## design/flow/config.mk

```make
export PLATFORM = sky130hd
export DESIGN_NAME = breakout
export DESIGN_NICKNAME = breakout
export VERILOG_FILES = /design/flow/design.v
export SDC_FILE = /design/flow/constraint.sdc
export NUM_CORES = 4
export LEC_CHECK = 0
export CAP_MARGIN = 20
export CORE_MARGIN = 5
export CORE_UTILIZATION = 54
export MAX_ROUTING_LAYER = met4
export SLEW_MARGIN = 20
```

## design/flow/constraint.sdc

```tcl
create_clock -name core_clock -period 20.0 [get_ports {clk}]
set_input_delay 4.0000 -clock core_clock [delete_from_list [all_inputs] [get_ports {clk}]]
set_output_delay 4.0000 -clock core_clock [all_outputs]
set_load 0.01 [all_outputs]
```

## design/flow/design.v

```verilog
`timescale 1ns / 1ns  
module paddle_control(
    input clk,
    input en,
    input resetn,
    input [1:0] go,  
	 input [8:0] ball_x,
	 input [7:0] ball_y,
	 output reg [2:0] PADDLE_HIT,
    output reg draw,
	 output reg [8:0] current_state
    );
    reg [8:0] next_state; 
    localparam  BRICK_WIDTH = 8'd16,
					 BRICK_HEIGHT = 8'd8,
					 PADDLE_WIDTH= 8'd32,  
					 PADDLE_HEIGHT = 8'd2,
					 PADDLE_SIZE = 8'd32,
					 PADDLE_Y_POS = 9'd220;    
    always @(posedge clk)
    if(en) begin
		if(resetn) begin
         case (current_state)
					9'd8: current_state <= 2'd2 * go[0] + current_state;  
					9'd280: current_state <= current_state - (2'd2 * go[1]);  
            default: current_state <= (2'd2 * go[0]) - (2'd2 * go[1]) + current_state;  
         endcase
			if (go[0] || go[1]) draw <= 1'b1;
			else draw <= 1'b0;
		end
		if(resetn == 1'b0) begin
			draw <= 1'b1;
			current_state <= 9'd152;
		end
    end  
	 always@(posedge clk) if(en) begin
		PADDLE_HIT <= 0;
		if(ball_y >= PADDLE_Y_POS && ball_y <= PADDLE_Y_POS + 9'd3 && ball_x >= current_state && ball_x <= current_state + PADDLE_WIDTH)  
			PADDLE_HIT <= ((ball_x - current_state) / 9'd8) + 1'b1;
	 end
endmodule
`timescale 1ns / 1ns  
module ball_control(input clk, 
	input en,
	input reset,
	input [2:0] PADDLE_HIT,
	output reg [8:0] x,
	output reg [7:0] y,
	output reg BRICK_HIT,
	output reg [8:0] brick_x,
	output reg [7:0] brick_y
	);
	localparam LEFT_UP = 3'd0, UP_LEFT = 3'd1, UP_RIGHT = 3'd2, RIGHT_UP = 3'd3, LEFT_DOWN = 3'd4, DOWN_LEFT = 3'd5, DOWN_RIGHT = 3'd6, RIGHT_DOWN = 3'd7,
					LEFT_WALL_X = 9'd12,
					TOP_WALL_Y = 8'd20,
					RIGHT_WALL_X = 9'd320 - 9'd12,
					BRICK_WIDTH = 9'd32, BRICK_HEIGHT = 8'd4,
					BRICK_ONE_X = 9'd100, BRICK_ONE_Y = 8'd60,
					BRICK_TWO_X = 9'd150, BRICK_TWO_Y = 8'd60,
					BRICK_THREE_X = 9'd200, BRICK_THREE_Y = 8'd60;
	reg [8:0] d_x;
	reg [7:0] d_y;
	reg [2:0] current_direction;
	reg [1:0] WALL_HIT; 
	reg [2:0] status;  
	always @(posedge clk) if(en) begin
		case(current_direction)
			LEFT_UP: begin
				d_x <= -9'd2;
				d_y <= -8'd1;
			end
			UP_LEFT: begin
				d_x <= -9'd1;
				d_y <= -8'd2;
			end
			UP_RIGHT: begin
				d_x <= 9'd1;
				d_y <= -8'd2;
			end
			RIGHT_UP: begin
				d_x <= 9'd2;
				d_y <= -8'd1;
			end
			LEFT_DOWN: begin
				d_x <= -9'd2;
				d_y <= 8'd1;
			end
			DOWN_LEFT: begin
				d_x <= -9'd1;
				d_y <= 8'd2;
			end
			DOWN_RIGHT: begin
				d_x <= 9'd1;
				d_y <= 8'd2;
			end
			RIGHT_DOWN: begin
				d_x <= 9'd2;
				d_y <= 8'd1;
			end
		endcase
		if(!reset) begin
			x <= 9'd160;
			y <= 8'd218;
			current_direction <= UP_RIGHT; 
			d_x <= 9'd1;
			d_y <= -8'd2;
		end
		if(!reset) begin 
			status <= 3'b111;
			BRICK_HIT <= 1'b0;
		end
		BRICK_HIT <= 1'b0;
		if(y >= BRICK_ONE_Y && y <= (BRICK_ONE_Y + BRICK_HEIGHT) && x >= BRICK_ONE_X && x <= (BRICK_ONE_X + BRICK_WIDTH) && status[0] == 1'b1) begin
			BRICK_HIT <= 1'b1;
			brick_x <= BRICK_ONE_X; brick_y <= BRICK_ONE_Y;
			status[0] <= 1'b0;
			if(current_direction == LEFT_UP || current_direction == UP_LEFT || current_direction == RIGHT_UP || current_direction == UP_RIGHT)
				current_direction <= ((x - BRICK_ONE_X) / 9'd8) + 3'd4;
			else 
				current_direction <= (x - BRICK_ONE_X) / 9'd8;
		end
		if(y >= BRICK_TWO_Y && y <= (BRICK_TWO_Y + BRICK_HEIGHT) && x >= BRICK_TWO_X && x <= (BRICK_TWO_X + BRICK_WIDTH) && status[1] == 1'b1) begin
			BRICK_HIT <= 1'b1;
			brick_x <= BRICK_TWO_X; brick_y <= BRICK_TWO_Y;
			status[1] <= 1'b0;
			if(current_direction == LEFT_UP || current_direction == UP_LEFT || current_direction == RIGHT_UP || current_direction == UP_RIGHT)
				current_direction <= ((x - BRICK_TWO_X) / 9'd8) + 3'd4;
			else 
				current_direction <= (x - BRICK_TWO_X) / 9'd8;
		end
		if(y >= BRICK_THREE_Y && y <= (BRICK_THREE_Y + BRICK_HEIGHT) && x >= BRICK_THREE_X && x <= (BRICK_THREE_X + BRICK_WIDTH) && status[2] == 1'b1) begin
			BRICK_HIT <= 1'b1;
			brick_x <= BRICK_THREE_X; brick_y <= BRICK_THREE_Y;
			status[2] <= 1'b0;
			if(current_direction == LEFT_UP || current_direction == UP_LEFT || current_direction == RIGHT_UP || current_direction == UP_RIGHT)
				current_direction <= ((x - BRICK_THREE_X) / 9'd8) + 3'd4;
			else 
				current_direction <= (x - BRICK_THREE_X) / 9'd8;
		end
		if(reset && PADDLE_HIT !== 0) current_direction <= PADDLE_HIT - 3'b1;
		if(reset && WALL_HIT !== 0) begin
			case(WALL_HIT)
				2'd1: begin case(current_direction)
							LEFT_UP: begin current_direction <= RIGHT_UP;
											d_x <= 9'd2;
											d_y <= -8'd1;
										end
							UP_LEFT: begin current_direction <= UP_RIGHT;
											d_x <= 9'd1;
											d_y <= -8'd2;
										end
							LEFT_DOWN: begin current_direction <= RIGHT_DOWN;
												d_x <= 9'd2;
												d_y <= 8'd1;
											end
							DOWN_LEFT: begin current_direction <= DOWN_RIGHT;
												d_x <= 9'd1;
												d_y <= 8'd2;
											end
						endcase
					end
				2'd2: begin case(current_direction)
							LEFT_UP: begin current_direction <= LEFT_DOWN;
											d_x <= -9'd2;
											d_y <= 8'd1;
										end
							UP_LEFT: begin current_direction <= DOWN_LEFT;
											d_x <= -9'd1;
											d_y <= 8'd2;
										end
							RIGHT_UP: begin current_direction <= RIGHT_DOWN;
											d_x <= 9'd2;
											d_y <= 8'd1;
										end
							UP_RIGHT: begin current_direction <= DOWN_RIGHT;
												d_x <= 9'd1;
												d_y <= 8'd2;
										end
						endcase
					end
				2'd3: begin case(current_direction)
							RIGHT_UP: begin current_direction <= LEFT_UP;
											d_x <= -9'd2;
											d_y <= -8'd1;
										end
							UP_RIGHT: begin current_direction <= UP_LEFT;
											d_x <= -9'd1;
											d_y <= -8'd2;
										end
							RIGHT_DOWN: begin current_direction <= LEFT_DOWN;
												d_x <= -9'd2;
												d_y <= 8'd1;
										end
							DOWN_RIGHT: begin current_direction <= DOWN_LEFT;
												d_x <= -9'd2;
												d_y <= 8'd1;
										end
						endcase
					end
			endcase
		end
		if(reset) begin 
			x <= x + d_x;
			y <= y + d_y;
		end
		if(y >= 8'd235 && y <= 8'd240) begin
			d_x <= 1'b0;
			d_y <= 1'b0;
		end
	end
	always @(posedge clk) if(en) begin
		if(!reset) WALL_HIT <= 2'b0;
		else begin
			if(x <= LEFT_WALL_X) WALL_HIT <= 2'd1; 
			else begin
				if(y <= TOP_WALL_Y) WALL_HIT <= 2'd2;
				else begin
					if(x >= RIGHT_WALL_X) WALL_HIT <= 2'd3;
					else WALL_HIT <= 2'b0;
				end
			end
		end
	end
endmodule
`timescale 1ns / 1ns  
module new_draw(input clk,
	input reset,
	input [8:0] paddle_pos,
	input p_draw,
	input [8:0] ball_x,
	input [7:0] ball_y,
	input fps,
	input BRICK_HIT,
	input [8:0] brick_x,
	input [7:0] brick_y,
	output reg [8:0] x,
	output reg [7:0] y,
	output reg [2:0] color,
	output reg wren);
	reg [30:0] current_state, next_state;	
	reg [8:0] current_paddle;
	reg [8:0] current_ball_x;
	reg [7:0] current_ball_y;
	reg [3:0] current_brick;
	reg paddle_draw;
	reg ball_draw;
	reg brick_hit;
	reg [15:0] wall_draw_progress;
	reg [6:0] paddle_draw_progress;
	reg [31:0] reset_progress;
	reg [8:0] brick_draw_progress;
	localparam  PADDLE_SIZE = 8'd64,
					INIT = 32'd0,
					LEFT_WALL_FINISHED = INIT + 32'd1920,
					TOP_WALL_FINISHED = LEFT_WALL_FINISHED + 32'd2560,
					RIGHT_WALL_FINISHED = TOP_WALL_FINISHED + 32'd1920,
					DRAW_BRICKS = RIGHT_WALL_FINISHED + 1,
					BRICKS_FINISHED = DRAW_BRICKS + 32'd128,
					WAIT = BRICKS_FINISHED + 1'd1,
					PADDLE_ERASE_START = WAIT + 1'd1,
					PADDLE_DRAW_START = PADDLE_ERASE_START + PADDLE_SIZE + 1'd1,
					PADDLE_CYCLE_END = PADDLE_DRAW_START + PADDLE_SIZE + 1'd1,
					BALL_ERASE = PADDLE_CYCLE_END + 1,
					BALL_DRAW = BALL_ERASE + 2'd2,
					BALL_CYCLE_END = BALL_DRAW + 2'd2,
					RESET_START = BRICK_ERASE_END + 1'b1,
					RESET_END = RESET_START + 32'd76800,
					BRICK_ERASE_START = BALL_CYCLE_END + 1'b1,
					BRICK_ERASE_END = BRICK_ERASE_START + 8'd128;
	always @(posedge clk) begin
		case (current_state)
			WAIT: next_state <= ball_draw ? BALL_ERASE : (paddle_draw ? PADDLE_ERASE_START: WAIT);  
			PADDLE_CYCLE_END: next_state <= (ball_draw ? BALL_ERASE : WAIT);
			BALL_CYCLE_END: next_state <= (brick_hit ? BRICK_ERASE_START : WAIT);
			BRICKS_FINISHED: begin
				if(current_brick < 3'd3) next_state <= DRAW_BRICKS;
				else next_state <= WAIT;
			end
			BRICK_ERASE_END: next_state <= (paddle_draw ? PADDLE_ERASE_START : WAIT);
			RESET_END: next_state <= INIT;
			default: next_state <= current_state + 1'd1;
		endcase			
		if(!reset) begin
			current_state <= INIT;
		end
		else current_state <= next_state;
	end
	always @(posedge clk) begin
		if(fps) ball_draw <= 1'b1;
		if(BRICK_HIT) brick_hit <= 1'b1;
		if(!reset) begin 
			brick_hit <= 1'b0;
			current_brick <= 3'b0;
		end
		case (current_state)
			INIT: begin 
				wall_draw_progress <= 16'd0;
				wren <= 1'b1;
			end	
			LEFT_WALL_FINISHED: begin
				wall_draw_progress <= 16'd0;
			end
			TOP_WALL_FINISHED: begin
				wall_draw_progress <= 16'd0;
			end
			WAIT: begin
				paddle_draw <= p_draw;
				wren <= 1'b0;
			end
			PADDLE_ERASE_START: begin 
				wren <= 1'b1;
				paddle_draw_progress <= 6'd0;
			end
			PADDLE_DRAW_START: begin
				paddle_draw_progress <= 6'd0;
				current_paddle <= paddle_pos;
			end
			PADDLE_CYCLE_END: paddle_draw <= 1'b0;
			BALL_ERASE: wren <= 1'b1;
			BALL_DRAW: begin
				current_ball_x <= ball_x;
				current_ball_y <= ball_y;
			end
			BALL_CYCLE_END: ball_draw <= 1'b0;
			RESET_START: begin 
				wren <= 1'b1;
				reset_progress <= 32'd0;
				y <= 8'd8;
			end
			DRAW_BRICKS: begin 
				wren <= 1'b1;
				brick_draw_progress <= 9'd0;
				current_brick <= current_brick + 1'b1;
			end
			BRICKS_FINISHED: wren <= 1'b0;
			BRICK_ERASE_START: brick_draw_progress <= 9'd0;
			BRICK_ERASE_END: brick_hit <= 1'b0;
			default: begin
				if(INIT < current_state && current_state < LEFT_WALL_FINISHED) begin
					color <= 3'b100;
					x <= wall_draw_progress % 4'd8;
					y <= wall_draw_progress / 4'd8;
				end
				if(LEFT_WALL_FINISHED < current_state && current_state < TOP_WALL_FINISHED) begin
					color <= 3'b100;
					x <= wall_draw_progress % 9'd320;
					y <= wall_draw_progress / 9'd320;
				end
				if(TOP_WALL_FINISHED < current_state && current_state < RIGHT_WALL_FINISHED) begin
					color <= 3'b100;
					x <= 9'd320 - (wall_draw_progress % 4'd8);
					y <= wall_draw_progress / 4'd8;
				end
				if(PADDLE_ERASE_START < current_state && current_state < PADDLE_DRAW_START) begin
					color <= 3'b000;
					x <= current_paddle + (paddle_draw_progress % 6'd32);
					y <= 9'd220 + (paddle_draw_progress / 6'd32);
				end
				if(PADDLE_DRAW_START < current_state && current_state < PADDLE_CYCLE_END) begin
					color <= 3'b001;
					x <= current_paddle + (paddle_draw_progress % 6'd32);
					y <= 9'd220 + (paddle_draw_progress / 6'd32);
				end
				if(BALL_ERASE < current_state && current_state < BALL_DRAW) begin
					color <= 3'b000;
					x <= current_ball_x;
					y <= current_ball_y;
				end
				if(BALL_DRAW < current_state && current_state < BALL_CYCLE_END) begin
					color <= 3'b010;
					x <= current_ball_x;
					y <= current_ball_y;
				end
				if(RESET_START < current_state && current_state < RESET_END) begin
					color<= 3'b000;
					x <= reset_progress % 9'd320;
					y <= reset_progress / 9'd320;
				end
				if(DRAW_BRICKS < current_state && current_state < BRICKS_FINISHED && current_brick == 4'd1) begin
					color <= 3'b110;
					x <= 9'd100 + (brick_draw_progress % 9'd32);
					y <= 8'd60 + (brick_draw_progress / 8'd32);
				end
				if(DRAW_BRICKS < current_state && current_state < BRICKS_FINISHED && current_brick == 4'd2) begin
					color <= 3'b110;
					x <= 9'd150 + (brick_draw_progress % 9'd32);
					y <= 8'd60 + (brick_draw_progress / 8'd32);
				end
				if(DRAW_BRICKS < current_state && current_state < BRICKS_FINISHED && current_brick == 4'd3) begin
					color <= 3'b110;
					x <= 9'd200 + (brick_draw_progress % 9'd32);
					y <= 8'd60 + (brick_draw_progress / 8'd32);
				end
				if(BRICK_ERASE_START < current_state && current_state < BRICK_ERASE_END) begin
					wren <= 1'b1;
					color <= 3'b000;
					x <= brick_x + (brick_draw_progress % 9'd32);
					y <= brick_y + (brick_draw_progress / 8'd32);
				end
				wall_draw_progress <= wall_draw_progress + 1'b1;
				paddle_draw_progress <= paddle_draw_progress + 1'b1;
				reset_progress <= reset_progress + 1'b1;
				brick_draw_progress <= brick_draw_progress + 1'b1;
			end
		endcase
		if(!reset) begin
			x <= 9'd0;
			y <= 8'd0;
			color <= 3'b000;
			paddle_draw <= 1'b0;
			current_paddle <= 9'd152;
			current_ball_x <= 9'd160;
			current_ball_y <= 8'd218;
		end
	end
endmodule
`timescale 1ns / 1ns  
module breakout
	(
		input         clk,
		input         resetn,        
		input  [1:0]  go,            
		input         paddle_tick,   
		input         ball_tick,     
		output [8:0]  x,
		output [7:0]  y,
		output [2:0]  colour,
		output        plot
	);
	 wire draw_paddle;
	 wire[8:0] paddle_pos;
	 wire[8:0] ball_x; wire [7:0] ball_y;
	 wire[2:0] BALL_HIT;
	 wire BRICK_HIT;
	 wire [8:0] brick_x;
	 wire [7:0] brick_y;
	 wire fps_clock = paddle_tick | ~resetn;
	 wire thirty_clock = ball_tick | ~resetn;
	paddle_control PC(.clk(clk), .en(fps_clock), .resetn(resetn), .go(go), .ball_x(ball_x), .ball_y(ball_y), .draw(draw_paddle), .current_state(paddle_pos), .PADDLE_HIT(BALL_HIT));
	ball_control BC(.clk(clk), .en(thirty_clock), .reset(resetn), .x(ball_x), .y(ball_y), .PADDLE_HIT(BALL_HIT), .BRICK_HIT(BRICK_HIT), .brick_x(brick_x), .brick_y(brick_y));
	new_draw ND(.clk(clk), .reset(resetn), .paddle_pos(paddle_pos), .p_draw(draw_paddle), .ball_x(ball_x), .ball_y(ball_y), .x(x), .y(y), .color(colour), .wren(plot), .fps(thirty_clock), .BRICK_HIT(BRICK_HIT), .brick_x(brick_x), .brick_y(brick_y));
endmodule
```

## design/flow/run.sh

```bash
#!/bin/bash
# the make line also repeats each setting of config.mk as NAME=value (left out here)
make -C /OpenROAD-flow-scripts/flow DESIGN_CONFIG=/design/flow/config.mk WORK_HOME=/design/flow/orfs CLKGATE_MAP_FILE= finish
```

==> run summary, run 1 <==
status: complete, no violations
Setup CP Type: reg -> reg
Netlist cell types: 112
fin crit share: 45.8%
Power Clock: 0.000529 W
final setup margin: 10.85 ns
P&R area growth vs syn: 7.94%
Top Consumer: sequential cells
Final Skew: 0.00906 ns
Crit Path Max Fanout: 22
# DRC: 0
Post-synth EDFFs: 117
Top cell area share: 19.7%
I/O Pins: 27
Net Sw Frac: 35.3%
Hold Startpoint: ND.next_state[8]$_DFF_P_
Commonest flop: dfxtp_1
# clock sinks: 236
Root Buffer: clkbuf_16
Max Cap Viol: 0
MUX share of area: 2.17%
H-tree levels: 1
Fillers: 3021
Seq pwr share: 39.5%
Rows: 66
clock share of power: 29.2%
R2R cell count: 27
R2R Path End: ND.y[0]$_SDFFE_PN0P_
count of tool warnings: 48
aoi share: 21.1%
DR WL/cell: 19.1 um
Die Y-Extent: 192 um
Adders+Majority by Area: 6.11%
largest net degree at the start of global routing: 78
Slew Viols, Final: 0
Top cells by area: edfxtp_1, dfxtp_1, ha_1, nor2_1, nand2_1
Leak: 7.44 nW
end point of the worst hold path: ND.current_state[8]$_SDFF_PN0_
Int Power: 0.00117 W
worst min path class: reg -> reg
Post-Syn Area: 17800 um2
FMAX: 109 MHz
top cell type by total area after synthesis: edfxtp_1
Worst Path Required: 20.41 ns
Fin. Hold Viols: 0
WP buf/inv: 0
Comb power: 0.000567 W
# hold bufs at CTS: 0
via count: 16303
Synth Register Bits: 236
Dominant comb cell: simple AND/OR/NAND/NOR gates
drt first pass iters: 5
pre-CTS WS: 11.10 ns
Mapped Nets: 2283
final WL: 49800 um
DRT antenna net count: 0
Synth async-reset ratio: 0%
Synth Warn #: 3
total power: 0.00181 W
post-route design area: 19200 um2
Nets: 2232
FP Util: 54.8%
Seq share, synth: 33.1%
first-pass GRT wire length: 80400 um
Mapped Cells: 2193
simple share: 26.3%
setup TNS: 0 ns
peak supply drop: 0.0000958 V
Die X-Extent: 192 um
hpwl dp: 36500 um
max incr delay on CP: 0.80 ns
slowest cell on the critical path: a211oi_2
yosys stat area: 17800 um2
xor+xnor area frac: 6.74%
# Cells Yosys: 2193
Num CTS Buffers: 28
Hold WS: 0.429 ns
Port Buf Inserts: 26
worst slew pin tran: 1.12 ns
CP endpoint kind: flop
most frequent cell after synthesis: nor2_1
Crit path max-delay family: AND-OR/OR-AND gates
Vias/cell: 6.25
Worst EP arrival: 9.56 ns
crit path time final: 9.15 ns
Worst Setup SP: ND.reset_progress[28]$_SDFFCE_PP0P_
chip area: 36700 um2
slew margin rel.: 24.2%
GR Overflow Total: 0
commonest cells in the netlist: nor2_1, nand2_1, dfxtp_1
worst r2r src: ND.reset_progress[28]$_SDFFCE_PP0P_
drt first-iter violations: 1205
worst skew pair latency: 0.55 ns
Comb pwr share: 31.3%
critical path endpoint: ND.y[0]$_SDFFE_PN0P_
Hold Crit Depth: 1
Pwr Density: 94.2 nW/um2
clk buf depth: 3
setup slack, reg-to-reg: 10.85 ns
RSZ-0062 raised after global routing: false
vias in the first global route: 15340
critical path depth: 27
Total Routing Usage GR: 27.3%
CTS tree: done
GPL Wtd Cong: 0.989
core area: 32500 um2
sequential power: 0.000716 W
Synth Area per Inst: 8.12 um2
CTS resizes: 0
Post-CTS Setup Bufs: 0
area post-placement: 18300 um2
Psw: 0.000640 W
CTS clk-pin slew, worst paths: 0.06 ns
crit path launch type: flop
initial antenna violation count: 1
Final Setup Violations: 0
==> per-stage QoR <==
stage	util [%]	instances
after floorplan	-	2193
after global placement	56.1	2554
after detailed placement	56.1	2554
after CTS	59.1	2606
after global routing	59.1	2607
final	59.1	2607
==> area by class of cell <==
type | count | area, um2 | share of cell area, %
Multi-Input combinational cell | 1756 | 11200 | 58.0
Sequential cell | 236 | 5900 | 30.7
Clock buffer | 35 | 801 | 4.16
Tap cell | 442 | 553 | 2.88
Timing Repair Buffer | 39 | 353 | 1.83
Inverter | 81 | 304 | 1.58
Clock inverter | 17 | 169 | 0.878
Antenna cell | 1 | 2.50 | 0.0130
==> metal layers <==
| metal | track usage [%] | wire length (um) |
|---|---|---|
| met1 | 35.1 | 21600 |
| met3 | 3.83 | 3060 |
| met4 | 9.36 | 1700 |
| met2 | 44.6 | 23500 |
| met5 | - | 0 |
==> run 2: changes to the inputs <==
- CORE_MARGIN: 5 -> 2
- CORE_UTILIZATION: 54 -> 66
- MAX_ROUTING_LAYER: met4 -> not set
- clock period: 20.0 -> 9.01 ns (I/O delays scaled with it)
==> run 2 against run 1 <==
Still clean on timing, DRC and antenna. Critical path depth did not move. Area after synthesis did not move. Cell count fell by 3.8%. Fmax rose by 7.9%. First-iteration DRC count rose by 64%. Combinational power rose by 130%. Sequential power rose by 120%. Non-clock buffer count rose by 12. Sequential share of layout area rose by 0.30 points. Count of clock-buffer cells in the layout rose by 2. Critical endpoint is now ND.x[6]$_SDFFE_PN0P_.
==> run summary, run 2 <==
total power: 0.00388 W
# hold bufs at CTS: 0
# clock sinks: 236
aoi share: 21.1%
Pwr Density: 204 nW/um2
GR Overflow Total: 0
FMAX: 118 MHz
top cell type by total area after synthesis: edfxtp_1
Synth async-reset ratio: 0%
H-tree levels: 1
Hold Crit Depth: 1
Dominant comb cell: simple AND/OR/NAND/NOR gates
Root Buffer: clkbuf_16
commonest cells in the netlist: nor2_1, nand2_1, dfxtp_1
CP endpoint kind: flop
Hold Startpoint: ND.next_state[8]$_DFF_P_
hpwl dp: 35200 um
status: complete, no violations
Max Cap Viol: 0
Top cells by area: edfxtp_1, dfxtp_1, ha_1, nor2_1, nand2_1
Total Routing Usage GR: 34.1%
Top Consumer: sequential cells
max incr delay on CP: 0.59 ns
WP buf/inv: 0
Die X-Extent: 168 um
MUX share of area: 2.17%
Synth Warn #: 3
# DRC: 0
R2R Path End: ND.x[6]$_SDFFE_PN0P_
DRT antenna net count: 0
RSZ-0062 raised after global routing: false
first-pass GRT wire length: 80200 um
drt first pass iters: 6
via count: 16773
Worst Setup SP: ND.reset_progress[27]$_SDFFCE_PP0P_
Int Power: 0.00248 W
Crit Path Max Fanout: 17
# Cells Yosys: 2193
xor+xnor area frac: 6.74%
DR WL/cell: 19.6 um
peak supply drop: 0.000248 V
I/O Pins: 27
Commonest flop: dfxtp_1
Adders+Majority by Area: 6.11%
Setup CP Type: reg -> reg
slowest cell on the critical path: edfxtp_1
Worst Path Required: 9.44 ns
drt first-iter violations: 1974
largest net degree at the start of global routing: 55
final setup margin: 0.527 ns
clock share of power: 25.6%
sequential power: 0.00158 W
CTS clk-pin slew, worst paths: 0.06 ns
vias in the first global route: 15734
Num CTS Buffers: 24
Fin. Hold Viols: 0
Nets: 2240
Synth Area per Inst: 8.12 um2
initial antenna violation count: 0
worst skew pair latency: 0.52 ns
Comb pwr share: 33.6%
Die Y-Extent: 168 um
Synth Register Bits: 236
n_diodes: 0
Seq pwr share: 40.8%
worst min path class: reg -> reg
Net Sw Frac: 36.1%
clk buf depth: 3
fin crit share: 94.1%
Psw: 0.00140 W
R2R cell count: 27
crit path launch type: flop
Rows: 60
setup slack, reg-to-reg: 0.53 ns
yosys stat area: 17800 um2
Crit path max-delay family: simple AND/OR/NAND/NOR gates
Post-synth EDFFs: 117
GPL Wtd Cong: 0.955
final WL: 49200 um
Top cell area share: 19.7%
critical path depth: 27
most frequent cell after synthesis: nor2_1
Leak: 7.42 nW
Worst EP arrival: 8.91 ns
Slew Viols, Final: 0
simple share: 26.3%
slew margin rel.: 35.9%
setup TNS: 0 ns
pre-CTS WS: 0.342 ns
Netlist cell types: 112
Mapped Cells: 2193
CTS tree: done
critical path endpoint: ND.x[6]$_SDFFE_PN0P_
Post-Syn Area: 17800 um2
FP Util: 66.7%
worst slew pin tran: 0.935 ns
Final Skew: 0.0184 ns
core area: 26700 um2
Vias/cell: 6.69
end point of the worst hold path: ND.current_state[8]$_SDFF_PN0_
Mapped Nets: 2283
chip area: 28300 um2
Power Clock: 0.000994 W
Port Buf Inserts: 26
Comb power: 0.00130 W
Final Setup Violations: 0
Hold WS: 0.424 ns
worst r2r src: ND.reset_progress[27]$_SDFFCE_PP0P_
P&R area growth vs syn: 6.88%
count of tool warnings: 48
Seq share, synth: 33.1%
crit path time final: 8.48 ns
## run 2: what timing repair did
action | in CTS | in global routing
buffers inserted | 0 | 3
endpoints found under the setup margin | 0 | 6
resized | 0 | 9
## run 2: routing by layer
metal	up-vias	track usage [%]	wire length (um)
li1	7929	-	-
met1	7884	44.3	20500
met3	151	4.21	3410
met5	-	0	0
met4	0	11.6	1670
met2	809	59.2	23600
## run 2: final cells by class
| cell class | instances | area [um2] |
|---|---|---|
| Multi-Input combinational cell | 1756 | 11200 |
| Sequential cell | 236 | 5900 |
| Timing Repair Buffer | 51 | 444 |
| Clock buffer | 37 | 723 |
| Inverter | 81 | 304 |
| Tap cell | 341 | 427 |
| Clock inverter | 6 | 53.8 |
| Fill cell | 2168 | 7680 |
## run 2: stage by stage
| step | std cells | utilization, % | cell area (um2) |
|---|---|---|---|
| floorplan | 2193 | - | 17800 |
| global placement | 2460 | 68.0 | 18200 |
| global route | 2508 | 71.3 | 19000 |
| CTS | 2503 | 71.0 | 19000 |
| finish | 2508 | 71.3 | 19000 |
| detailed placement | 2460 | 68.0 | 18200 |
==> run 3: changes to the inputs <==
- ABC_AREA: not set -> 1
- CAP_MARGIN: 20 -> 10
- CELL_PAD_IN_SITES_DETAIL_PLACEMENT: not set -> 0
- CELL_PAD_IN_SITES_GLOBAL_PLACEMENT: not set -> 3
- CORE_ASPECT_RATIO: not set -> 0.99
- CORE_MARGIN: 2 -> 4
- CORE_UTILIZATION: 66 -> 65
- CTS_CLUSTER_SIZE: not set -> 68
- GPL_ROUTABILITY_DRIVEN: not set -> 0
- GPL_TIMING_DRIVEN: not set -> 0
- MAX_ROUTING_LAYER: not set -> met4
- MIN_ROUTING_LAYER: not set -> met2
- PLACE_DENSITY_LB_ADDON: not set -> 0.17
- SETUP_SLACK_MARGIN: not set -> 0.1
- SLEW_MARGIN: 20 -> 15
- TNS_END_PERCENT: not set -> 75
- clock period: 9.01 -> 5.91 ns (I/O delays scaled with it)
==> run 3 against run 2 <==
Area after synthesis fell by 5.7%. Die size rose by 0.56%. The run now fails in 3_1_place_gp_skip_io. Synthesized cell count rose by 7.4%.
==> run summary, run 3 <==
Die Y-Extent: 168 um
Commonest flop: dfxtp_1
MUX share of area: 0%
Netlist cell types: 63
Top cells by area: edfxtp_1, dfxtp_1, nand2_1, inv_1, ha_1
Top cell area share: 20.9%
core area: 25400 um2
Seq share, synth: 35.1%
Synth Area per Inst: 7.13 um2
Adders+Majority by Area: 6.48%
status: stopped before the end
Log Error: [ERROR FLW-0024] Place density exceeds 1.0 (current PLACE_DENSITY_LB_ADDON =  0.17). Please check if the value of  PLACE_DENSITY_LB_ADDON is between 0 and 0.99.
Mapped Cells: 2356
yosys stat area: 16800 um2
Synth Warn #: 3
aoi share: 15.4%
Stopped at: 3_1_place_gp_skip_io
most frequent cell after synthesis: nand2_1
Synth Register Bits: 236
Dominant comb cell: simple AND/OR/NAND/NOR gates
Post-synth EDFFs: 117
FP Util: 66.1%
top cell type by total area after synthesis: edfxtp_1
Die X-Extent: 170 um
commonest cells in the netlist: nand2_1, inv_1, nor2_1
Post-Syn Area: 16800 um2
xor+xnor area frac: 3.08%
# Cells Yosys: 2356
Synth async-reset ratio: 0%
simple share: 29.7%
chip area: 28500 um2
Rows: 58
Mapped Nets: 2446
==> run 4: changes to the inputs <==
- CAP_MARGIN: 10 -> 20
- CELL_PAD_IN_SITES_DETAIL_PLACEMENT: 0 -> not set
- CELL_PAD_IN_SITES_GLOBAL_PLACEMENT: 3 -> not set
- CORE_ASPECT_RATIO: 0.99 -> not set
- CORE_MARGIN: 4 -> 2
- CORE_UTILIZATION: 65 -> 72
- CTS_CLUSTER_SIZE: 68 -> not set
- GPL_ROUTABILITY_DRIVEN: 0 -> not set
- GPL_TIMING_DRIVEN: 0 -> not set
- MAX_ROUTING_LAYER: met4 -> not set
- MIN_ROUTING_LAYER: met2 -> not set
- PLACE_DENSITY: not set -> 0.4
- PLACE_DENSITY_LB_ADDON: 0.17 -> not set
- SETUP_SLACK_MARGIN: 0.1 -> not set
- SLEW_MARGIN: 15 -> 20
- TNS_END_PERCENT: 75 -> not set
- clock period: 5.91 -> 7.33 ns (I/O delays scaled with it)
==> run 4 against run 3 <==
The run fails in 5_1_grt. Synthesized cell count stayed put. Area after synthesis stayed put. Die size is 14% lower.
==> run summary, run 4 <==
Root Buffer: clkbuf_16
Port Buf Inserts: 26
Total Routing Usage GR: 107%
Synth Register Bits: 236
# Cells Yosys: 2356
FP Util: 73.8%
Seq share, synth: 35.1%
top cell type by total area after synthesis: edfxtp_1
Rows: 55
aoi share: 15.4%
Post-synth EDFFs: 117
Netlist cell types: 63
MUX share of area: 0%
Mapped Nets: 2446
# clock sinks: 236
chip area: 24600 um2
Commonest flop: dfxtp_1
Synth async-reset ratio: 0%
commonest cells in the netlist: nand2_1, inv_1, nor2_1
Post-Syn Area: 16800 um2
Die Y-Extent: 157 um
clk buf depth: 3
core area: 22800 um2
Die X-Extent: 157 um
hpwl dp: 38700 um
Dominant comb cell: simple AND/OR/NAND/NOR gates
Mapped Cells: 2356
Synth Warn #: 3
Stopped at: 5_1_grt
Log Error: [ERROR GRT-0232] Routing congestion too high. Check the congestion heatmap in the GUI.
Synth Area per Inst: 7.13 um2
xor+xnor area frac: 3.08%
yosys stat area: 16800 um2
# hold bufs at CTS: 0
Top cells by area: edfxtp_1, dfxtp_1, nand2_1, inv_1, ha_1
GPL Wtd Cong: 1.07
H-tree levels: 1
Top cell area share: 20.9%
most frequent cell after synthesis: nand2_1
pre-CTS WS: -2.94 ns
GR Overflow Total: 2874
status: stopped before the end
I/O Pins: 27
simple share: 29.7%
Adders+Majority by Area: 6.48%
Num CTS Buffers: 25
## run 4: metal layers
layer	GRT usage, %	GRT overflow
met4	125	644
met3	78.6	49
met2	144	2137
met5	52.6	7
met1	90.9	37
## run 4: stage by stage
step | std cells | util (%) | TNS, ns | area (um2) | hold WS (ns)
floorplan | 2356 | - | -9.05 | 16900 | 0.390
global placement | 2891 | 84.3 | -14.96 | 19200 | 0.391
detailed placement | 2891 | 84.3 | -23.15 | 19200 | 0.398
CTS | 2988 | 91.3 | -22.82 | 20800 | 0.413
## run 4: what timing repair did
item                       CTS
pin swaps                   41
buffers inserted            53
setup endpoints to repair   11
resized                     77
==> run 5: changes to the inputs <==
- ABC_AREA: 1 -> not set
- CELL_PAD_IN_SITES_DETAIL_PLACEMENT: not set -> 1
- CORE_UTILIZATION: 72 -> 40
- CTS_CLUSTER_DIAMETER: not set -> 138
- GPL_ROUTABILITY_DRIVEN: not set -> 0
- HOLD_SLACK_MARGIN: not set -> -0.1
- MIN_ROUTING_LAYER: not set -> met2
- PLACE_DENSITY: 0.4 -> not set
- PLACE_DENSITY_LB_ADDON: not set -> 0.08
- SETUP_SLACK_MARGIN: not set -> 1.41
- SLEW_MARGIN: 20 -> 30
- clock period: 7.33 -> 20.0 ns (I/O delays scaled with it)
==> run 5 against run 4 <==
Now clean on timing, DRC and antenna. Synthesized cell count decreased by 6.9%. Die size grew 88%. Area after synthesis rose by 6.0%.
==> run summary, run 5 <==
Psw: 0.000703 W
largest net degree at the start of global routing: 64
setup slack, reg-to-reg: 10.66 ns
Final Skew: 0.0143 ns
FP Util: 40.4%
xor+xnor area frac: 6.74%
vias in the first global route: 25070
setup TNS: 0 ns
Net Sw Frac: 37.5%
Post-Syn Area: 17800 um2
Top cell area share: 19.7%
Max Cap Viol: 0
Adders+Majority by Area: 6.11%
Port Buf Inserts: 26
Crit path max-delay family: AND-OR/OR-AND gates
Seq share, synth: 33.1%
fin crit share: 46.7%
worst r2r src: ND.current_state[24]$_SDFF_PN0_
Register Area: 5900 um2
Int Power: 0.00117 W
Slew Viols, Final: 0
critical path depth: 28
Crit Path Max Fanout: 35
worst skew pair latency: 0.58 ns
Post-synth EDFFs: 117
Mapped Nets: 2283
Pwr Density: 96.2 nW/um2
Setup CP Type: reg -> reg
max layer used: met5
Vias/cell: 8.24
Worst Setup SP: ND.current_state[24]$_SDFF_PN0_
Top cells by area: edfxtp_1, dfxtp_1, ha_1, nor2_1, nand2_1
# Cells Yosys: 2193
count of tool warnings: 47
Seq pwr share: 38.9%
Comb power: 0.000599 W
Synth Area per Inst: 8.12 um2
Hold Startpoint: ND.next_state[12]$_DFF_P_
Top Consumer: sequential cells
most frequent cell after synthesis: nor2_1
FMAX: 107 MHz
R2R Path End: ND.x[7]$_SDFFE_PN0P_
end point of the worst hold path: ND.current_state[12]$_SDFF_PN0_
peak supply drop: 0.000101 V
met3 wire length: 22700 um
Fin. Hold Viols: 0
Fillers: 5378
Comb pwr share: 32.0%
# placed instances: 2705
slowest cell on the critical path: a211oi_2
Hold Crit Depth: 1
initial antenna violation count: 0
drt first-iter violations: 4342
max incr delay on CP: 0.87 ns
DRT antenna net count: 0
Post-Layout Cell Count: 2758
via count: 22727
final WL: 56800 um
Post-CTS Setup Bufs: 0
top cell type by total area after synthesis: edfxtp_1
chip area: 46200 um2
MUX share of area: 2.17%
status: complete, no violations
P&R area growth vs syn: 9.30%
aoi share: 21.1%
CTS resizes: 0
hpwl dp: 40800 um
RSZ-0062 raised after global routing: false
# clock sinks: 236
WP buf/inv: 1
pre-CTS WS: 10.96 ns
Root Buffer: clkbuf_16
Die Y-Extent: 215 um
yosys stat area: 17800 um2
worst slew pin tran: 1.07 ns
# hold bufs at CTS: 0
CTS tree: done
I/O Pins: 27
Power Clock: 0.000546 W
slew margin rel.: 28.3%
Nets: 2233
CP endpoint kind: flop
Synth async-reset ratio: 0%
Synth Warn #: 3
Final Setup Violations: 0
# DRC: 0
commonest cells in the netlist: nor2_1, nand2_1, dfxtp_1
Netlist cell types: 112
worst min path class: reg -> reg
crit path time final: 9.34 ns
Worst EP arrival: 9.81 ns
first-pass GRT wire length: 90900 um
Rows: 77
R2R cell count: 28
critical path endpoint: ND.x[7]$_SDFFE_PN0P_
core area: 44100 um2
Leak: 7.46 nW
Num CTS Buffers: 27
Worst Path Required: 20.47 ns
simple share: 26.3%
H-tree levels: 1
final setup margin: 10.66 ns
Mapped Cells: 2193
Logic area: 11200 um2
GR Overflow Total: 0
clock share of power: 29.1%
drt first pass iters: 7
Hold WS: 0.431 ns
clk buf depth: 3
CTS clk-pin slew, worst paths: 0.06 ns
Commonest flop: dfxtp_1
routed wl met2: 29200 um
Dominant comb cell: simple AND/OR/NAND/NOR gates
DR WL/cell: 20.6 um
sequential power: 0.000728 W
Die X-Extent: 215 um
Total Routing Usage GR: 36.1%
crit path launch type: flop
Synth Register Bits: 236
post-route met1 wirelength: 0 um
[run 5: layer usage]
metal / vias to the layer above / GRT usage (%)
li1: 7834 / -
met1: 7848 / -
met2: 6386 / 44.3
met3: 641 / 47.4
met4: 18 / 6.18
met5: - / 9.27
[run 5: area by class of cell]
type	count	area share (%)
tap	592	3.80
antenna	2	0.0257
inverter	81	1.56
multi-input combinational	1756	57.4
sequential	236	30.3
clock inverter	17	1.01
timing repair buffer	41	1.99
clock buffer	33	3.96
[run 5: through the flow]
| stage | utilization (%) | power [W] | area, um2 |
|---|---|---|---|
| finish | 44.1 | 0.00187 | 19500 |
| global route | 44.1 | 0.00199 | 19500 |
| CTS | 44.0 | 0.00186 | 19400 |
| detailed placement | 41.8 | 0.00131 | 18500 |
| global placement | 41.8 | 0.00128 | 18500 |
| floorplan | - | 0.00114 | 17800 |
==> run 6: changes to the inputs <==
- ABC_AREA: not set -> 1
- CAP_MARGIN: 20 -> 10
- CELL_PAD_IN_SITES_DETAIL_PLACEMENT: 1 -> 2
- CELL_PAD_IN_SITES_GLOBAL_PLACEMENT: not set -> 3
- CORE_ASPECT_RATIO: not set -> 1.49
- CORE_MARGIN: 2 -> 5
- CORE_UTILIZATION: 40 -> 54
- CTS_CLUSTER_DIAMETER: 138 -> not set
- CTS_CLUSTER_SIZE: not set -> 47
- HOLD_SLACK_MARGIN: -0.1 -> 0.03
- MAX_ROUTING_LAYER: not set -> met5
- MIN_ROUTING_LAYER: met2 -> not set
- PLACE_DENSITY_LB_ADDON: 0.08 -> 0.09
- SETUP_SLACK_MARGIN: 1.41 -> not set
- SLEW_MARGIN: 30 -> 20
- TNS_END_PERCENT: not set -> 25
==> run 6 against run 5 <==
The flow now stops in 3_1_place_gp_skip_io. Area after synthesis down 5.7%. Synthesized cell count up 7.4%. Die size down 25%.
==> run summary, run 6 <==
core area: 30600 um2
chip area: 34800 um2
Dominant comb cell: simple AND/OR/NAND/NOR gates
Netlist cell types: 63
Synth async-reset ratio: 0%
Commonest flop: dfxtp_1
Post-Syn Area: 16800 um2
Rows: 78
Synth Warn #: 3
most frequent cell after synthesis: nand2_1
Top cells by area: edfxtp_1, dfxtp_1, nand2_1, inv_1, ha_1
simple share: 29.7%
Top cell area share: 20.9%
yosys stat area: 16800 um2
Mapped Nets: 2446
Die Y-Extent: 225 um
Synth Area per Inst: 7.13 um2
Mapped Cells: 2356
Adders+Majority by Area: 6.48%
Post-synth EDFFs: 117
commonest cells in the netlist: nand2_1, inv_1, nor2_1
Seq share, synth: 35.1%
MUX share of area: 0%
FP Util: 54.8%
# Cells Yosys: 2356
Synth Register Bits: 236
Stopped at: 3_1_place_gp_skip_io
Log Error: [ERROR FLW-0024] Place density exceeds 1.0 (current PLACE_DENSITY_LB_ADDON =  0.09). Please check if the value of  PLACE_DENSITY_LB_ADDON is between 0 and 0.99.
aoi share: 15.4%
xor+xnor area frac: 3.08%
status: stopped before the end
Die X-Extent: 155 um
top cell type by total area after synthesis: edfxtp_1
==> run 7: changes to the inputs <==
- CELL_PAD_IN_SITES_DETAIL_PLACEMENT: 2 -> 0
- CELL_PAD_IN_SITES_GLOBAL_PLACEMENT: 3 -> not set
- CORE_ASPECT_RATIO: 1.49 -> not set
- CORE_MARGIN: 5 -> 2
- CORE_UTILIZATION: 54 -> 65
- CTS_CLUSTER_SIZE: 47 -> 14
- GPL_ROUTABILITY_DRIVEN: 0 -> 1
- GPL_TIMING_DRIVEN: not set -> 0
- HOLD_SLACK_MARGIN: 0.03 -> not set
- MAX_ROUTING_LAYER: met5 -> not set
- MIN_ROUTING_LAYER: not set -> met2
- PLACE_DENSITY_LB_ADDON: 0.09 -> 0.17
- SETUP_SLACK_MARGIN: not set -> 0.1
- SLEW_MARGIN: 20 -> 15
- TNS_END_PERCENT: 25 -> 75
- clock period: 20.0 -> 7.83 ns (I/O delays scaled with it)
==> run 7 against run 6 <==
The flow stops in 5_1_grt. Synthesized cell count unchanged. Area after synthesis is the same. Die size is 22% lower.
==> run summary, run 7 <==
Num CTS Buffers: 26
most frequent cell after synthesis: nand2_1
H-tree levels: 1
status: stopped before the end
FP Util: 66.5%
chip area: 27100 um2
Log Error: [ERROR GRT-0232] Routing congestion too high. Check the congestion heatmap in the GUI.
Adders+Majority by Area: 6.48%
Top cells by area: edfxtp_1, dfxtp_1, nand2_1, inv_1, ha_1
area post-placement: 17600 um2
clk buf depth: 3
Dominant comb cell: simple AND/OR/NAND/NOR gates
MUX share of area: 0%
Mapped Cells: 2356
Top cell area share: 20.9%
pre-CTS WS: -3.39 ns
Synth Area per Inst: 7.13 um2
Rows: 58
commonest cells in the netlist: nand2_1, inv_1, nor2_1
# Cells Yosys: 2356
Synth async-reset ratio: 0%
Post-synth EDFFs: 117
Mapped Nets: 2446
core area: 25300 um2
Commonest flop: dfxtp_1
Port Buf Inserts: 25
Seq share, synth: 35.1%
yosys stat area: 16800 um2
Netlist cell types: 63
Stopped at: 5_1_grt
hpwl dp: 37900 um
Total Routing Usage GR: 74.0%
GPL Wtd Cong: 1.05
# hold bufs at CTS: 0
Post-Syn Area: 16800 um2
xor+xnor area frac: 3.08%
Synth Warn #: 3
top cell type by total area after synthesis: edfxtp_1
Die Y-Extent: 165 um
Root Buffer: clkbuf_16
GR Overflow Total: 143
aoi share: 15.4%
simple share: 29.7%
Die X-Extent: 165 um
I/O Pins: 27
Synth Register Bits: 236
# clock sinks: 236
-- run 7: metal layers --
| metal | GRT usage [%] | GRT overflow |
|---|---|---|
| met3 | 84.6 | 71 |
| met5 | 54.0 | 12 |
| met1 | - | - |
| met2 | 80.2 | 32 |
| met4 | 48.7 | 28 |
-- run 7: repair_timing --
| action | in CTS |
|---|---|
| buffers inserted | 58 |
| pin swaps | 52 |
| resized | 138 |
| gates cloned | 1 |
| endpoints found under the setup margin | 11 |
-- run 7: stage by stage --
| step | cells | power [W] | TNS (ns) | hold WS, ns |
|---|---|---|---|---|
| after floorplan | 2356 | 0.00256 | -5.28 | 0.390 |
| after global placement | 2711 | 0.00283 | -22.34 | 0.392 |
| after detailed placement | 2715 | 0.00291 | -25.34 | 0.397 |
| after CTS | 2822 | 0.00433 | -16.95 | 0.409 |
==> run 8: changes to the inputs <==
- ABC_AREA: 1 -> not set
- CAP_MARGIN: 10 -> 20
- CELL_PAD_IN_SITES_DETAIL_PLACEMENT: 0 -> not set
- CORE_UTILIZATION: 65 -> 66
- CTS_CLUSTER_SIZE: 14 -> not set
- GPL_ROUTABILITY_DRIVEN: 1 -> not set
- GPL_TIMING_DRIVEN: 0 -> not set
- MIN_ROUTING_LAYER: met2 -> not set
- PLACE_DENSITY_LB_ADDON: 0.17 -> not set
- SETUP_SLACK_MARGIN: 0.1 -> not set
- SLEW_MARGIN: 15 -> 40
- TNS_END_PERCENT: 75 -> not set
- clock period: 7.83 -> 8.32 ns (I/O delays scaled with it)
==> run 8 against run 7 <==
Now clean on timing, DRC and antenna. Area after synthesis increased by 6.0%. Die size is 4.3% higher. Synthesized cell count is 6.9% lower.
==> run summary, run 8 <==
Comb pwr share: 33.7%
Mapped Cells: 2193
Setup CP Type: reg -> reg
max incr delay on CP: 0.57 ns
Top Consumer: sequential cells
GPL Wtd Cong: 0.971
sequential power: 0.00170 W
clock share of power: 27.1%
post-route design area: 19500 um2
Num CTS Buffers: 25
commonest cells in the netlist: nor2_1, nand2_1, dfxtp_1
crit path time final: 8.00 ns
Final Setup Violations: 0
I/O Pins: 27
FP Util: 66.7%
CP endpoint kind: flop
Port Buf Inserts: 26
# clock sinks: 236
Worst Setup SP: ND.reset_progress[31]$_SDFFCE_PP0P_
Post-Syn Area: 17800 um2
Vias/cell: 6.69
Worst Path Required: 8.71 ns
Int Power: 0.00276 W
GR Overflow Total: 0
CTS clk-pin slew, worst paths: 0.06 ns
Die X-Extent: 168 um
CP dominant cell by count: o21ai_1
DRT antenna net count: 0
Max Cap Viol: 0
# DRC: 0
crit path launch type: flop
H-tree levels: 1
# hold bufs at CTS: 0
Crit Path Max Fanout: 9
worst skew pair latency: 0.54 ns
worst min path class: reg -> reg
critical path endpoint: ND.y[0]$_SDFFE_PN0P_
Root Buffer: clkbuf_16
Top cell area share: 19.7%
end point of the worst hold path: ND.current_state[7]$_SDFF_PN0_
Pwr Density: 222 nW/um2
Hold WS: 0.427 ns
Seq pwr share: 39.2%
Mapped Nets: 2283
# Cells Yosys: 2193
area post-placement: 18300 um2
n_diodes: 0
via count: 17020
drt first-iter violations: 1725
initial antenna violation count: 0
final WL: 49800 um
# placed instances: 2477
Psw: 0.00157 W
Slew Viols, Final: 0
yosys stat area: 17800 um2
Final Skew: 0.0264 ns
xor+xnor area frac: 6.74%
chip area: 28300 um2
Synth Warn #: 3
clk buf depth: 3
Fin. Hold Viols: 0
critical path depth: 30
Commonest flop: dfxtp_1
Fillers: 2077
largest net degree at the start of global routing: 56
FMAX: 125 MHz
hpwl dp: 35400 um
worst slew pin tran: 0.834 ns
Leak: 7.65 nW
Adders+Majority by Area: 6.11%
DR WL/cell: 19.6 um
Total Routing Usage GR: 33.9%
fin crit share: 96.2%
first-pass GRT wire length: 80000 um
slew margin rel.: 44.3%
vias in the first global route: 15804
P&R area growth vs syn: 9.71%
Dominant comb cell: simple AND/OR/NAND/NOR gates
Synth Register Bits: 236
Netlist cell types: 112
most frequent cell after synthesis: nor2_1
aoi share: 21.1%
drt first pass iters: 6
Post-Layout Cell Count: 2545
peak supply drop: 0.000315 V
simple share: 26.3%
Rows: 60
Comb power: 0.00146 W
setup slack, reg-to-reg: 0.32 ns
MUX share of area: 2.17%
count of tool warnings: 48
Worst EP arrival: 8.39 ns
WP buf/inv: 3
Hold Crit Depth: 1
Die Y-Extent: 168 um
slowest cell on the critical path: or4b_1
Post-synth EDFFs: 117
Top cells by area: edfxtp_1, dfxtp_1, ha_1, nor2_1, nand2_1
R2R cell count: 30
top cell type by total area after synthesis: edfxtp_1
worst r2r src: ND.reset_progress[31]$_SDFFCE_PP0P_
Net Sw Frac: 36.2%
Synth async-reset ratio: 0%
core area: 26700 um2
Hold Startpoint: ND.next_state[7]$_DFF_P_
Power Clock: 0.00117 W
R2R Path End: ND.y[0]$_SDFFE_PN0P_
Nets: 2275
Crit path max-delay family: AND-OR/OR-AND gates
CTS tree: done
status: complete, no violations
Seq share, synth: 33.1%
setup TNS: 0 ns
Synth Area per Inst: 8.12 um2
[run 8: cell type report]
type                            count  area (um2)  share of cell area [%]
Tap cell                          341         427                    2.18
Timing Repair Buffer               84         702                    3.59
Sequential cell                   236        5900                    30.2
Clock inverter                     11        78.8                   0.403
Clock buffer                       35         808                    4.14
Multi-Input combinational cell   1757       11300                    58.0
Inverter                           81         304                    1.56
[run 8: what timing repair did]
action,in CTS,in global routing
gates resized,0,28
setup endpoints to repair,0,6
setup buffers,0,20
endpoints found under the hold margin,0,0
[run 8: stage by stage]
step           power (W)  util (%)  worst slack, ns
2_1_floorplan    0.00274         -             1.37
3_3_place_gp     0.00303      68.4            0.210
3_5_place_dp     0.00310      68.6           0.0710
4_1_cts          0.00428      71.9           0.0483
5_1_grt          0.00458      73.1          -0.0629
6_report         0.00433      73.1            0.315
[run 8: layer usage]
layer  vias up  wire length (um)  track usage (%)
met4         0              1360             10.9
met3       117              3630             3.43
met1      8131             20600             44.9
li1       7993                 -                -
met5         -                 0                0
met2       779             24200             58.5
==> run 9: changes to the inputs <==
- CORE_UTILIZATION: 66 -> 59
- SLEW_MARGIN: 40 -> 20
- clock period: 8.32 -> 8.4 ns (I/O delays scaled with it)
==> run 9 against run 8 <==
Register-to-register slack improved by 0.13 ns. Largest cell class unchanged. Cell count up 1.2%. Still clean. Clock power barely moved. Non-clock buffer count is 15 lower. Sequential cell count unchanged.
==> run summary, run 9 <==
Num CTS Buffers: 24
Nets: 2258
clock share of power: 27.1%
MUX share of area: 2.17%
Leak: 7.52 nW
xor+xnor area frac: 6.74%
Post-synth EDFFs: 117
area post-placement: 18400 um2
Final Skew: 0.0196 ns
CP endpoint kind: flop
Power Clock: 0.00115 W
crit path launch type: flop
initial antenna violation count: 0
top cell type by total area after synthesis: edfxtp_1
FMAX: 126 MHz
Adders+Majority by Area: 6.11%
Pwr Density: 219 nW/um2
Hold Crit Depth: 1
n_diodes: 0
clk buf depth: 3
setup TNS: 0 ns
post-route design area: 19300 um2
max incr delay on CP: 0.55 ns
commonest cells in the netlist: nor2_1, nand2_1, dfxtp_1
Final Setup Violations: 0
worst min path class: reg -> reg
slew margin rel.: 33.4%
Setup CP Type: reg -> reg
CTS clk-pin slew, worst paths: 0.07 ns
Root Buffer: clkbuf_16
critical path endpoint: ND.x[6]$_SDFFE_PN0P_
Worst Path Required: 8.79 ns
drt first-iter violations: 1464
Fin. Hold Viols: 0
Seq pwr share: 39.8%
via count: 16470
GR Overflow Total: 0
critical path depth: 28
vias in the first global route: 15475
H-tree levels: 1
Hold Startpoint: ND.next_state[10]$_SDFF_PN0_
DR WL/cell: 19.1 um
largest net degree at the start of global routing: 51
fin crit share: 94.7%
Crit Path Max Fanout: 15
Slew Viols, Final: 0
Synth Warn #: 3
RSZ-0062 raised after global routing: false
Netlist cell types: 112
drt first pass iters: 5
setup slack, reg-to-reg: 0.44 ns
crit path time final: 7.96 ns
slowest cell on the critical path: or4b_1
Synth Area per Inst: 8.12 um2
Net Sw Frac: 35.8%
Seq share, synth: 33.1%
R2R Path End: ND.x[6]$_SDFFE_PN0P_
Synth Register Bits: 236
Comb power: 0.00140 W
Rows: 63
Die Y-Extent: 178 um
Crit path max-delay family: AND-OR/OR-AND gates
chip area: 31600 um2
aoi share: 21.1%
Psw: 0.00152 W
Hold WS: 0.430 ns
I/O Pins: 27
worst r2r src: ND.reset_progress[27]$_SDFFCE_PP0P_
hpwl dp: 35800 um
# Cells Yosys: 2193
yosys stat area: 17800 um2
Port Buf Inserts: 26
Synth async-reset ratio: 0%
Mapped Nets: 2283
Worst EP arrival: 8.34 ns
Int Power: 0.00272 W
end point of the worst hold path: ND.current_state[10]$_SDFF_PN0_
Mapped Cells: 2193
most frequent cell after synthesis: nor2_1
# clock sinks: 236
FP Util: 60.0%
post-layout util: 65.0%
DRT antenna net count: 0
# DRC: 0
Comb pwr share: 33.1%
P&R area growth vs syn: 8.49%
GPL Wtd Cong: 0.950
Post-Syn Area: 17800 um2
Top cells by area: edfxtp_1, dfxtp_1, ha_1, nor2_1, nand2_1
Vias/cell: 6.39
WP buf/inv: 2
R2R cell count: 28
Worst Setup SP: ND.reset_progress[27]$_SDFFCE_PP0P_
final WL: 49100 um
Top cell area share: 19.7%
worst skew pair latency: 0.53 ns
Max Cap Viol: 0
Die X-Extent: 178 um
sequential power: 0.00169 W
core area: 29700 um2
worst slew pin tran: 0.996 ns
count of tool warnings: 48
status: complete, no violations
simple share: 26.3%
Total Routing Usage GR: 30.7%
peak supply drop: 0.000235 V
CTS tree: done
Commonest flop: dfxtp_1
Dominant comb cell: simple AND/OR/NAND/NOR gates
Top Consumer: sequential cells
first-pass GRT wire length: 79500 um
run 9: final cells by class:
class,count,area [um2]
tap,390,488
clock inverter,11,138
inverter,81,304
clock buffer,33,707
timing repair buffer,69,586
fill,2569,10400
sequential,236,5900
multi-input combinational,1756,11200
run 9: through the flow:
| step | worst slack [ns] | cells | total power (W) |
|---|---|---|---|
| final | 0.444 | 2576 | 0.00423 |
| after global routing | 0.00543 | 2576 | 0.00449 |
| after CTS | 0.327 | 2573 | 0.00423 |
| after detailed placement | 0.362 | 2529 | 0.00307 |
| after global placement | 0.463 | 2528 | 0.00302 |
| after floorplan | 1.45 | 2193 | 0.00272 |
run 9: per-layer routing:
layer  GRT usage, %  up-vias  wire length (um)
li1               -     7953                 -
met1           41.8     7819             21700
met2           52.0      610             23300
met3           2.91       88              2850
met4           8.71        0              1230
met5              0        -                 0
run 9: timing repair:
action,CTS,global route
resized,0,12
setup buffers,0,3
hold buffers,0,0
endpoints found under the hold margin,0,0
endpoints found under the setup margin,0,6
==> run 10: changes to the inputs <==
- CELL_PAD_IN_SITES_DETAIL_PLACEMENT: not set -> 0
- CORE_ASPECT_RATIO: not set -> 0.6
- CORE_MARGIN: 2 -> 3
- CORE_UTILIZATION: 59 -> 40
- CTS_CLUSTER_DIAMETER: not set -> 280
- GPL_ROUTABILITY_DRIVEN: not set -> 0
- HOLD_SLACK_MARGIN: not set -> -0.1
- MAX_ROUTING_LAYER: not set -> met5
- MIN_ROUTING_LAYER: not set -> met1
- PLACE_DENSITY_LB_ADDON: not set -> 0.14
- SETUP_SLACK_MARGIN: not set -> 1.41
- SLEW_MARGIN: 20 -> 40
- clock period: 8.4 -> 7.89 ns (I/O delays scaled with it)
==> run 10 against run 9 <==
Still clean. Largest cell class unchanged. Setup slack got worse by 0.27 ns. Worst hold slack got worse by 0.0010 ns. Core utilization decreased by 16 points. Fmax increased by 3.1%. Via count increased by 5.6%. Largest power group unchanged. Combinational power increased by 17%. Sequential share of layout area decreased by 2.9 points.
==> run summary, run 10 <==
count of tool warnings: 49
post-layout util: 49.0%
fin crit share: 97.8%
hpwl dp: 41300 um
R2R Path End: ND.x[6]$_SDFFE_PN0P_
simple share: 26.3%
area post-placement: 19100 um2
CP dominant cell by count: buf_6
Hold Startpoint: ND.next_state[29]$_SDFF_PN0_
final WL: 57700 um
Comb pwr share: 34.8%
commonest cells in the netlist: nor2_1, nand2_1, dfxtp_1
setup slack, reg-to-reg: 0.17 ns
Power Clock: 0.00127 W
Synth Warn #: 3
chip area: 47200 um2
H-tree levels: 1
Adders+Majority by Area: 6.11%
crit path launch type: flop
Leak: 8.21 nW
max incr delay on CP: 0.51 ns
# Cells Yosys: 2193
worst r2r src: ND.reset_progress[27]$_SDFFCE_PP0P_
R2R cell count: 32
DRT antenna net count: 0
CTS clk-pin slew, worst paths: 0.07 ns
CTS tree: done
crit path time final: 7.72 ns
post-route design area: 21400 um2
first-pass GRT wire length: 90200 um
Setup CP Type: reg -> reg
slew margin rel.: 43.0%
worst slew pin tran: 0.855 ns
via count: 17399
Pwr Density: 221 nW/um2
Max Cap Viol: 0
sequential power: 0.00181 W
n_diodes: 0
largest net degree at the start of global routing: 60
WP buf/inv: 7
Synth Register Bits: 236
Comb power: 0.00164 W
Dominant comb cell: simple AND/OR/NAND/NOR gates
Worst Path Required: 8.36 ns
critical path endpoint: ND.x[6]$_SDFFE_PN0P_
Hold Crit Depth: 1
# DRC: 0
vias in the first global route: 15951
Post-Syn Area: 17800 um2
Seq pwr share: 38.4%
Crit path max-delay family: AND-OR/OR-AND gates
Seq share, synth: 33.1%
Mapped Cells: 2193
Commonest flop: dfxtp_1
GR Overflow Total: 0
CP endpoint kind: flop
P&R area growth vs syn: 20.0%
Psw: 0.00174 W
I/O Pins: 27
slowest cell on the critical path: edfxtp_1
Top cells by area: edfxtp_1, dfxtp_1, ha_1, nor2_1, nand2_1
Nets: 2375
drt first-iter violations: 2102
end point of the worst hold path: ND.current_state[29]$_SDFF_PN0_
xor+xnor area frac: 6.74%
most frequent cell after synthesis: nor2_1
Port Buf Inserts: 26
yosys stat area: 17800 um2
Synth async-reset ratio: 0%
Final Skew: 0.0222 ns
Int Power: 0.00298 W
Rows: 59
# clock sinks: 236
Final Setup Violations: 0
Vias/cell: 6.04
Die Y-Extent: 169 um
FMAX: 130 MHz
Netlist cell types: 112
Crit Path Max Fanout: 8
Die X-Extent: 278 um
DR WL/cell: 20.0 um
Root Buffer: clkbuf_16
Top Consumer: sequential cells
Num CTS Buffers: 25
clk buf depth: 3
peak supply drop: 0.000192 V
# hold bufs at CTS: 0
Top cell area share: 19.7%
Worst Setup SP: ND.reset_progress[27]$_SDFFCE_PP0P_
drt first pass iters: 6
Synth Area per Inst: 8.12 um2
RSZ-0062 raised after global routing: true
critical path depth: 32
core area: 43600 um2
setup TNS: 0 ns
FP Util: 40.8%
top cell type by total area after synthesis: edfxtp_1
Net Sw Frac: 36.8%
initial antenna violation count: 0
Worst EP arrival: 8.19 ns
worst min path class: reg -> reg
Fin. Hold Viols: 0
Post-synth EDFFs: 117
aoi share: 21.1%
Total Routing Usage GR: 23.5%
Mapped Nets: 2283
Slew Viols, Final: 0
clock share of power: 26.8%
status: complete, no violations
Hold WS: 0.429 ns
worst skew pair latency: 0.56 ns
MUX share of area: 2.17%
-- run 10: final cells by class --
cell class,count,area (um2)
Fill cell,4104,22300
Multi-Input combinational cell,1756,12100
Sequential cell,236,5900
Timing Repair Buffer,185,1520
Tap cell,579,724
Clock buffer,32,672
Inverter,81,307
Clock inverter,14,190
-- run 10: repair_timing --
item                                    4_1_cts  5_1_grt
setup buffers                                49       31
endpoints found under the setup margin       10       11
resized                                     102       67
pin swaps                                    55       29
endpoints found under the hold margin         0        0
cloned                                        2        1
-- run 10: routing by layer --
layer | share of wire [%] | wire length (um) | global-route usage [%]
met1 | 49 | 28200 | 37.4
met2 | 39 | 22600 | 31.9
met3 | 10 | 6040 | 5.87
met4 | 1.4 | 834 | 3.38
met5 | 0 | 0 | 0
-- run 10: metrics by stage --
| stage | setup slack, ns | std cells | total power [W] |
|---|---|---|---|
| after floorplan | 1.04 | 2193 | 0.00291 |
| after global placement | 0.0851 | 2753 | 0.00330 |
| after detailed placement | -0.101 | 2754 | 0.00333 |
| after CTS | 0.416 | 2851 | 0.00466 |
| after global routing | -0.138 | 2883 | 0.00503 |
| final | 0.171 | 2883 | 0.00471 |
==> run 11: changes to the inputs <==
- ABC_AREA: not set -> 1
- CELL_PAD_IN_SITES_DETAIL_PLACEMENT: 0 -> not set
- CORE_ASPECT_RATIO: 0.6 -> not set
- CORE_MARGIN: 3 -> 2
- CORE_UTILIZATION: 40 -> 72
- CTS_CLUSTER_DIAMETER: 280 -> not set
- CTS_CLUSTER_SIZE: not set -> 13
- GPL_ROUTABILITY_DRIVEN: 0 -> not set
- HOLD_SLACK_MARGIN: -0.1 -> 0.27
- MAX_ROUTING_LAYER: met5 -> not set
- MIN_ROUTING_LAYER: met1 -> not set
- PLACE_DENSITY_LB_ADDON: 0.14 -> 0.2
- SETUP_SLACK_MARGIN: 1.41 -> not set
- SLEW_MARGIN: 40 -> 20
- clock period: 7.89 -> 6.77 ns (I/O delays scaled with it)
==> run 11 against run 10 <==
The flow now stops in 5_1_grt. Synthesized cell count up 7.4%. Area after synthesis down 5.7%. Die size decreased by 48%.
==> run summary, run 11 <==
Post-Syn Area: 16800 um2
Die X-Extent: 157 um
aoi share: 15.4%
Root Buffer: clkbuf_16
Synth Area per Inst: 7.13 um2
most frequent cell after synthesis: nand2_1
# Cells Yosys: 2356
Synth Register Bits: 236
Log Error: [ERROR GRT-0232] Routing congestion too high. Check the congestion heatmap in the GUI.
Mapped Cells: 2356
Adders+Majority by Area: 6.48%
H-tree levels: 1
Die Y-Extent: 157 um
Top cell area share: 20.9%
Synth Warn #: 3
GR Overflow Total: 855
Synth async-reset ratio: 0%
Rows: 55
chip area: 24600 um2
# clock sinks: 236
status: stopped before the end
GPL Wtd Cong: 1.12
I/O Pins: 27
Port Buf Inserts: 26
FP Util: 73.8%
pre-CTS WS: -3.65 ns
Stopped at: 5_1_grt
core area: 22800 um2
commonest cells in the netlist: nand2_1, inv_1, nor2_1
Dominant comb cell: simple AND/OR/NAND/NOR gates
simple share: 29.7%
top cell type by total area after synthesis: edfxtp_1
hpwl dp: 38700 um
xor+xnor area frac: 3.08%
# placed instances: 2895
# hold bufs at CTS: 0
Post-synth EDFFs: 117
Commonest flop: dfxtp_1
Mapped Nets: 2446
Netlist cell types: 63
clk buf depth: 3
yosys stat area: 16800 um2
Seq share, synth: 35.1%
Total Routing Usage GR: 95.3%
MUX share of area: 0%
Top cells by area: edfxtp_1, dfxtp_1, nand2_1, inv_1, ha_1
Num CTS Buffers: 26
-- run 11: through the flow --
stage | total power (W) | instance area, um2 | hold WS [ns]
after global placement | 0.00332 | 19200 | 0.392
after CTS | 0.00506 | 20900 | 0.415
after floorplan | 0.00296 | 16900 | 0.390
after detailed placement | 0.00344 | 19200 | 0.401
-- run 11: metal layers --
metal / overflow / GRT usage [%]
met5: 5 / 62.1
met3: 29 / 83.1
met4: 300 / 108
met2: 484 / 108
met1: 37 / 89.9
-- run 11: timing repair --
item	CTS
buffers inserted	40
resized	119
endpoints found under the setup margin	11
pin swaps	69
Power and IR drop assume default switching activity.
